==> run X <==
// top
module top(
    input wire                  clk_i,           
    input wire                  rstn_i,          
    input wire                  start_i,         
    input wire signed   [31:0]  vector_x_i,      
    input wire signed   [31:0]  quant_w_i,       
    output wire                 done_o,          
    output wire signed  [31:0]  dout_o           
);
Settings: LEC_CHECK=0, ABC_AREA=1, CAP_MARGIN=20, CORE_MARGIN=2, CORE_UTILIZATION=72, HOLD_SLACK_MARGIN=-0.07, MAX_ROUTING_LAYER=met4, PLACE_DENSITY=0.37, SLEW_MARGIN=20, TNS_END_PERCENT=40; clock period 17.8 ns.
run.sh (not shown) runs the stock make flow with config.mk's settings and CLKGATE_MAP_FILE=.
==> run D: changes against run X <==
CORE_UTILIZATION = 71   (was 72)
HOLD_SLACK_MARGIN = 0.29   (was -0.07)
MAX_ROUTING_LAYER = not set   (was met4)
PLACE_DENSITY = not set   (was 0.37)
SETUP_SLACK_MARGIN = -1.39   (was not set)
TNS_END_PERCENT = not set   (was 40)
==> flow/constraint.sdc (replaced) <==
create_clock -name core_clock -period 18.4 [get_ports {clk_i}]
set_input_delay 3.6800 -clock core_clock [delete_from_list [all_inputs] [get_ports {clk_i}]]
set_output_delay 3.6800 -clock core_clock [all_outputs]
set_load 0.01 [all_outputs]
==> run H: changes against run X <==
CTS_CLUSTER_DIAMETER = 358   (was not set)
HOLD_SLACK_MARGIN = not set   (was -0.07)
MAX_ROUTING_LAYER = not set   (was met4)
PLACE_DENSITY = not set   (was 0.37)
TNS_END_PERCENT = not set   (was 40)
==> flow/constraint.sdc (replaced) <==
create_clock -name core_clock -period 18.3 [get_ports {clk_i}]
set_input_delay 3.6600 -clock core_clock [delete_from_list [all_inputs] [get_ports {clk_i}]]
set_output_delay 3.6600 -clock core_clock [all_outputs]
set_load 0.01 [all_outputs]
==> notes <==
Of run H and run D, run H has the higher global-route usage (gap 2.6 points). Between run D and run X, the lower core utilization is in run D (gap 4.6 points). Synthesized area is the same in run H and run X. Routed wire length, lowest first: run D, run X, run H. Against run X, the first-iteration DRC count of run D is smaller by about 30%. Final cell count: run D < run X < run H. Run X finished but failed the layout checks on antenna violations, negative setup slack. Run H completed, yet does not pass: negative setup slack. Run D reached the layout checks and failed them: negative setup slack. In run X the hold slack is better than in run H, by 0.055 ns.


==> inputs of v13 <==
==> flow/design.v <==
`timescale 1ns / 1ps
module xbip_dsp48_macro_0 (
    input wire                 CLK,
    input wire                 CE,
    input wire signed  [7:0]   A,
    input wire signed  [7:0]   B,
    input wire signed  [30:0]  C,
    output wire signed [31:0]  P
);
assign P = A * B + C;
endmodule
`timescale 1ns / 1ps
module MAC(
    input wire rstn_i,
    input wire clk_i,
    input wire dsp_enable_i,
    input wire dsp_valid_i,
    input wire signed [7:0] dsp_input_i,
    input wire signed [7:0] dsp_weight_i,
    output wire valid_o_d,
    output reg done_o,
    output wire signed [31:0] dsp_output_o
);
reg signed [30:0] partial_sum;     
reg signed [31:0] dsp_output;
wire signed [31:0] dsp_temp;
wire dsp_valid_o;
reg [1:0] dsp_valid_delay;
assign dsp_output_o = dsp_output;
assign dsp_valid_o = dsp_valid_delay[0];
assign valid_o_d = dsp_valid_delay[1];
always @(posedge clk_i or negedge rstn_i) begin
    if (!rstn_i) begin
        partial_sum <= 0;
    end else if (valid_o_d) begin
        partial_sum <= 0;
    end else begin
        partial_sum <= $signed ({dsp_temp[31],dsp_temp[29:0]});
    end 
end
always @(posedge clk_i or negedge rstn_i) begin
    if (!rstn_i) begin
        dsp_valid_delay <=0;
    end
    else begin
        dsp_valid_delay[0] <= dsp_valid_i;
        dsp_valid_delay[1] <= dsp_valid_delay[0];
    end
end
always @(posedge clk_i or negedge rstn_i) begin    
    if(!rstn_i) begin
        dsp_output <= 0;
        done_o <= 0;
    end
    else if (dsp_valid_o) begin
        dsp_output <= dsp_temp;
        done_o <= 1;
    end
    else begin
        dsp_output <=0;
        done_o <= 0;
    end
end 
xbip_dsp48_macro_0 DSP_for_MAC (
    .CLK(clk_i),              
    .CE(dsp_enable_i),        
    .A(dsp_input_i),          
    .B(dsp_weight_i),         
    .C(partial_sum),          
    .P(dsp_temp)              
);
endmodule
module Quantize
#(
    parameter WIDTH_INPUT       = 32, 
    parameter WIDTH_OUTPUT      = 8,
    parameter NUM_CALCULATE     = 8,
    parameter SCALIING_FACTOR   = 2408, 
    parameter QUANTIZE_BIT      = 8
)
(
    input wire                              clk_i,           
    input wire                              rstn_i,          
    input wire                              i_q_en,          
    input wire signed   [WIDTH_INPUT-1:0]   din_i,           
    output wire signed  [WIDTH_OUTPUT-1:0]  o_qout,          
    output wire                             o_qvalid,        
    output wire                             done_o           
);
    localparam LOCAL_COUNTER = $clog2(NUM_CALCULATE);  
    reg         [LOCAL_COUNTER-1:0] rCnt;                
    reg signed  [WIDTH_INPUT-1:0]   rScaled;             
    reg signed  [WIDTH_OUTPUT-1:0]  rClipped;            
    reg     rEn_delay;                                   
    reg     q_valid;                                     
    reg     q_done;                                      
    always @(posedge clk_i) begin
        if (!rstn_i) begin
            rEn_delay <= 0;                        
        end else begin
            rEn_delay <= i_q_en;                   
        end
    end
    always @(posedge clk_i or negedge rstn_i) begin
        if (!rstn_i) begin
            rScaled <= 0;                           
        end else if(din_i >= 0) begin
            rScaled <= (din_i + SCALIING_FACTOR / 2) / SCALIING_FACTOR;  
        end else begin
            rScaled <= (din_i - SCALIING_FACTOR / 2) / SCALIING_FACTOR;  
        end
    end
    always @(posedge clk_i) begin
        if (!rstn_i) begin
            q_valid <= 0;                          
            q_done  <= 0;                          
        end else if (rEn_delay) begin
            q_valid <= 1;                          
        end else if (rCnt == NUM_CALCULATE-2) begin
            q_done  <= 1;                           
        end else if (rCnt == NUM_CALCULATE-1) begin
            q_done  <= 0;                           
            q_valid <= 0;                          
        end
    end
    always @(posedge clk_i) begin
        if (!rstn_i) begin
            rCnt    <= 0;                              
        end else if(q_valid) begin
            rCnt <= rCnt + 1;                       
        end else begin
            rCnt <= 0;                              
        end
    end
    always @(posedge clk_i or negedge rstn_i) begin
        if (!rstn_i) begin
            rClipped <= 0;                          
        end else if (q_valid | rEn_delay) begin
            case(rScaled[QUANTIZE_BIT:QUANTIZE_BIT-1])
                2'b01:  begin
                    rClipped <= {(QUANTIZE_BIT-1){1'b1}};  
                end
                2'b10:  begin
                    rClipped <= {1'b1,{(QUANTIZE_BIT-1){1'b0}}};  
                end
                default:    begin
                    rClipped <= rScaled[QUANTIZE_BIT-1:0];  
                end
            endcase
        end else begin
            rClipped <= 0;                          
        end
    end    
    assign o_qvalid = q_valid;                     
    assign done_o   = q_done;                        
    assign o_qout   = rClipped;                      
endmodule
module Dequantize
#(
    parameter WIDTH_INPUT       = 32,
    parameter WIDTH_OUTPUT      = 32,
    parameter SCALIING_FACTOR_X = 2408,   
    parameter SCALIING_FACTOR_Y = 134,    
    parameter NUM_COUNTER_BIT   = 3,
    parameter NUM_CALCULATE     = 4
)
(
    input wire  clk_i,                               
    input wire  rstn_i,                              
    input wire signed   [WIDTH_INPUT-1:0]   din_i,   
    input wire  valid_i,                             
    output wire valid_o,                             
    output wire done_o,                              
    output wire signed  [WIDTH_OUTPUT-1:0]  dout_o   
);
    reg         [NUM_COUNTER_BIT-1:0]   rCnt;            
    reg signed  [WIDTH_OUTPUT-1:0]      rScaled;         
    reg         q_done;                                  
    reg [1:0]   valid_delay;                             
    always @(posedge clk_i or negedge rstn_i) begin
        if (!rstn_i) begin
            rScaled <= 0;
        end else begin
            rScaled <= din_i * SCALIING_FACTOR_X * SCALIING_FACTOR_Y; 
        end
    end
    always @(posedge clk_i or negedge rstn_i) begin
        if (!rstn_i) begin
            q_done <= 0;
        end else if (rCnt == NUM_CALCULATE-2) begin
            q_done <= 1;
        end else if (rCnt == NUM_CALCULATE-1) begin
            q_done <= 0;
        end
    end
    always @(posedge clk_i or negedge rstn_i) begin
        if (!rstn_i) begin
            rCnt <= 0;
        end else if (valid_o) begin
            rCnt <= rCnt + 1;
        end else begin
            rCnt <= 0;
        end
    end
    always @(posedge clk_i or negedge rstn_i) begin
        if (!rstn_i) begin
            valid_delay <= 0;
        end else begin
            valid_delay[0] <= valid_i;
            valid_delay[1] <= valid_delay[0];
        end
    end
    assign done_o = q_done;
    assign valid_o = valid_delay[1];
    assign dout_o = rScaled;
endmodule
module top(
    input wire                  clk_i,           
    input wire                  rstn_i,          
    input wire                  start_i,         
    input wire signed   [31:0]  vector_x_i,      
    input wire signed   [31:0]  quant_w_i,       
    output wire                 done_o,          
    output wire signed  [31:0]  dout_o           
);
wire quantize_done;                        
wire dequantize_done;                      
wire signed [7:0]   quantized_data;          
wire signed [31:0]  mac_out [3:0];           
reg signed  [31:0]  mac_o [3:0];             
wire valid;                                
wire mac_done;                             
wire [3:0] mac_done_w;                     
assign mac_done = mac_done_w[0];
reg q_valid;                               
reg [31:0] q_in;                           
Quantize #(
    .WIDTH_INPUT(32), 
    .WIDTH_OUTPUT(8),
    .NUM_CALCULATE(8),                     
    .SCALIING_FACTOR(2408),                
    .QUANTIZE_BIT(8) 
) quantize_inst (
    .clk_i(clk_i),                         
    .rstn_i(rstn_i),                       
    .i_q_en(start_i),                      
    .din_i(vector_x_i),                    
    .o_qout(quantized_data),               
    .o_qvalid(valid),                      
    .done_o(quantize_done)                 
);
genvar i;
generate 
    for (i = 0; i < 4; i = i + 1) begin : mac_gen
        MAC mymac(
            .clk_i(clk_i),                 
            .rstn_i(rstn_i),               
            .dsp_enable_i(valid),          
            .dsp_valid_i(quantize_done),   
            .dsp_input_i(quantized_data),  
            .dsp_weight_i(quant_w_i[32-1-8*i:32-8*(i+1)]),  
            .done_o(mac_done_w[i]),        
            .dsp_output_o(mac_out[i])      
        );
        always @(posedge clk_i or negedge rstn_i) begin
            if (!rstn_i) begin
                mac_o[i] <= 0;             
            end else if (mac_done) begin
                mac_o[i] <= mac_out[i];    
            end
        end
    end
endgenerate
Dequantize #(
    .WIDTH_INPUT(32),                      
    .WIDTH_OUTPUT(32), 
    .SCALIING_FACTOR_X(2408), 
    .SCALIING_FACTOR_Y(134),
    .NUM_COUNTER_BIT(3),                   
    .NUM_CALCULATE(4) 
) dequantize_inst (
    .clk_i(clk_i),                         
    .rstn_i(rstn_i),                       
    .din_i(q_in),                          
    .valid_i(q_valid),                     
    .done_o(dequantize_done),              
    .dout_o(dout_o)                        
);
reg [1:0] qCnt;                            
always @(posedge clk_i or negedge rstn_i) begin
    if (!rstn_i) begin
        qCnt <= 0;                         
    end else if (q_valid) begin
        qCnt <= qCnt + 1;                  
    end
end
always @(posedge clk_i or negedge rstn_i) begin
    if (!rstn_i) begin
        q_valid <= 0;                      
    end else if (mac_done) begin
        q_valid <= 1;                      
    end else if (qCnt == 3) begin
        q_valid <= 0;                      
    end
end
always @(posedge clk_i or negedge rstn_i) begin
    if (!rstn_i) begin
        q_in <= 0;                         
    end else if (q_valid) begin
        q_in <= mac_o[qCnt];               
    end else begin
        q_in <= 0;                         
    end
end
assign done_o = dequantize_done ? 1 : 0;   
endmodule
==> flow/run.sh <==
#!/bin/bash
# the make line also repeats each setting of config.mk as NAME=value (left out here)
make -C /OpenROAD-flow-scripts/flow DESIGN_CONFIG=/design/flow/config.mk WORK_HOME=/design/flow/orfs CLKGATE_MAP_FILE= finish
==> flow/config.mk <==
export PLATFORM = sky130hd
export DESIGN_NAME = top
export DESIGN_NICKNAME = top
export VERILOG_FILES = /design/flow/design.v
export SDC_FILE = /design/flow/constraint.sdc
export NUM_CORES = 4
export LEC_CHECK = 0
export CAP_MARGIN = 20
export CELL_PAD_IN_SITES_DETAIL_PLACEMENT = 1
export CORE_ASPECT_RATIO = 1.55
export CORE_MARGIN = 5
export CORE_UTILIZATION = 47
export CTS_CLUSTER_DIAMETER = 195
export GPL_ROUTABILITY_DRIVEN = 0
export GPL_TIMING_DRIVEN = 0
export PLACE_DENSITY_LB_ADDON = 0.02
export SLEW_MARGIN = 20
==> flow/constraint.sdc <==
create_clock -name core_clock -period 44.9 [get_ports {clk_i}]
set_input_delay 8.9800 -clock core_clock [delete_from_list [all_inputs] [get_ports {clk_i}]]
set_output_delay 8.9800 -clock core_clock [all_outputs]
set_load 0.01 [all_outputs]
==> inputs of v22, as changes to v13 <==
==> flow/config.mk (replaced) <==
export PLATFORM = sky130hd
export DESIGN_NAME = top
export DESIGN_NICKNAME = top
export VERILOG_FILES = /design/flow/design.v
export SDC_FILE = /design/flow/constraint.sdc
export NUM_CORES = 4
export LEC_CHECK = 0
export ABC_AREA = 1
export CAP_MARGIN = 20
export CORE_MARGIN = 2
export CORE_UTILIZATION = 70
export CTS_CLUSTER_DIAMETER = 256
export SLEW_MARGIN = 20
==> flow/constraint.sdc (replaced) <==
create_clock -name core_clock -period 7.33 [get_ports {clk_i}]
set_input_delay 1.4660 -clock core_clock [delete_from_list [all_inputs] [get_ports {clk_i}]]
set_output_delay 1.4660 -clock core_clock [all_outputs]
set_load 0.01 [all_outputs]
==> inputs of v31, as changes to v13 <==
--- a/flow/config.mk
+++ b/flow/config.mk
@@ -8,4 +8,4 @@
 export CAP_MARGIN = 20
-export CELL_PAD_IN_SITES_DETAIL_PLACEMENT = 1
-export CORE_ASPECT_RATIO = 1.55
+export CELL_PAD_IN_SITES_DETAIL_PLACEMENT = 2
+export CORE_ASPECT_RATIO = 0.64
 export CORE_MARGIN = 5
==> flow/constraint.sdc (replaced) <==
create_clock -name core_clock -period 34.0 [get_ports {clk_i}]
set_input_delay 6.8000 -clock core_clock [delete_from_list [all_inputs] [get_ports {clk_i}]]
set_output_delay 6.8000 -clock core_clock [all_outputs]
set_load 0.01 [all_outputs]
==> inputs of v37, as changes to v13 <==
==> flow/config.mk (replaced) <==
export PLATFORM = sky130hd
export DESIGN_NAME = top
export DESIGN_NICKNAME = top
export VERILOG_FILES = /design/flow/design.v
export SDC_FILE = /design/flow/constraint.sdc
export NUM_CORES = 4
export LEC_CHECK = 0
export CAP_MARGIN = 20
export CORE_MARGIN = 2
export CORE_UTILIZATION = 40
export CTS_CLUSTER_SIZE = 11
export SLEW_MARGIN = 20
export TNS_END_PERCENT = 30
==> flow/constraint.sdc (replaced) <==
create_clock -name core_clock -period 33.0 [get_ports {clk_i}]
set_input_delay 6.6000 -clock core_clock [delete_from_list [all_inputs] [get_ports {clk_i}]]
set_output_delay 6.6000 -clock core_clock [all_outputs]
set_load 0.01 [all_outputs]
==> results <==
v22 failed in global routing on GRT-0116. v37 finished with timing, DRC and antenna clean. v13 completed with no timing, DRC or antenna violations. v31 ran to the end with no violations.
The lowest first-iteration DRC count belongs to v13, the highest to v31.
Clock-buffer cell count is the same in v37 and v13.
Register-to-register slack, lowest first: v31, v37, v13.
In v13 the clock skew is lower than in v31, by 36 ps.
==> figures <==
| item | v13 | v37 | v31 | v22 |
|---|---|---|---|---|
| Via-per-instance ratio | 5.65 | 5.38 | 6.18 | - |
| Max-capacitance violation count | 0 | 0 | 0 | - |
| Count of routing violations after the opening detailed-route iteration | 1109 | 1929 | 2677 | - |
| Most used cell along the critical path | sky130_fd_sc_hd__nor2_1 | sky130_fd_sc_hd__a21oi_1 | sky130_fd_sc_hd__a21oi_1 | - |
| Critical path capture point type | flop | flop | flop | - |
| Critical path startpoint | vector_x_i[2] | vector_x_i[31] | vector_x_i[31] | - |
| Non-clock buffer share | 0.0368 | 0.0257 | 0.0367 | - |
| Non-clock buffer count in the final layout | 270 | 135 | 269 | - |
| Finished Layout Cells | 6345 | 6400 | 6355 | - |
| Status | timing/DRC/antenna clean | timing/DRC/antenna clean | timing/DRC/antenna clean | aborted with a tool error |
| Stage where the flow stopped | - | - | - | global routing |
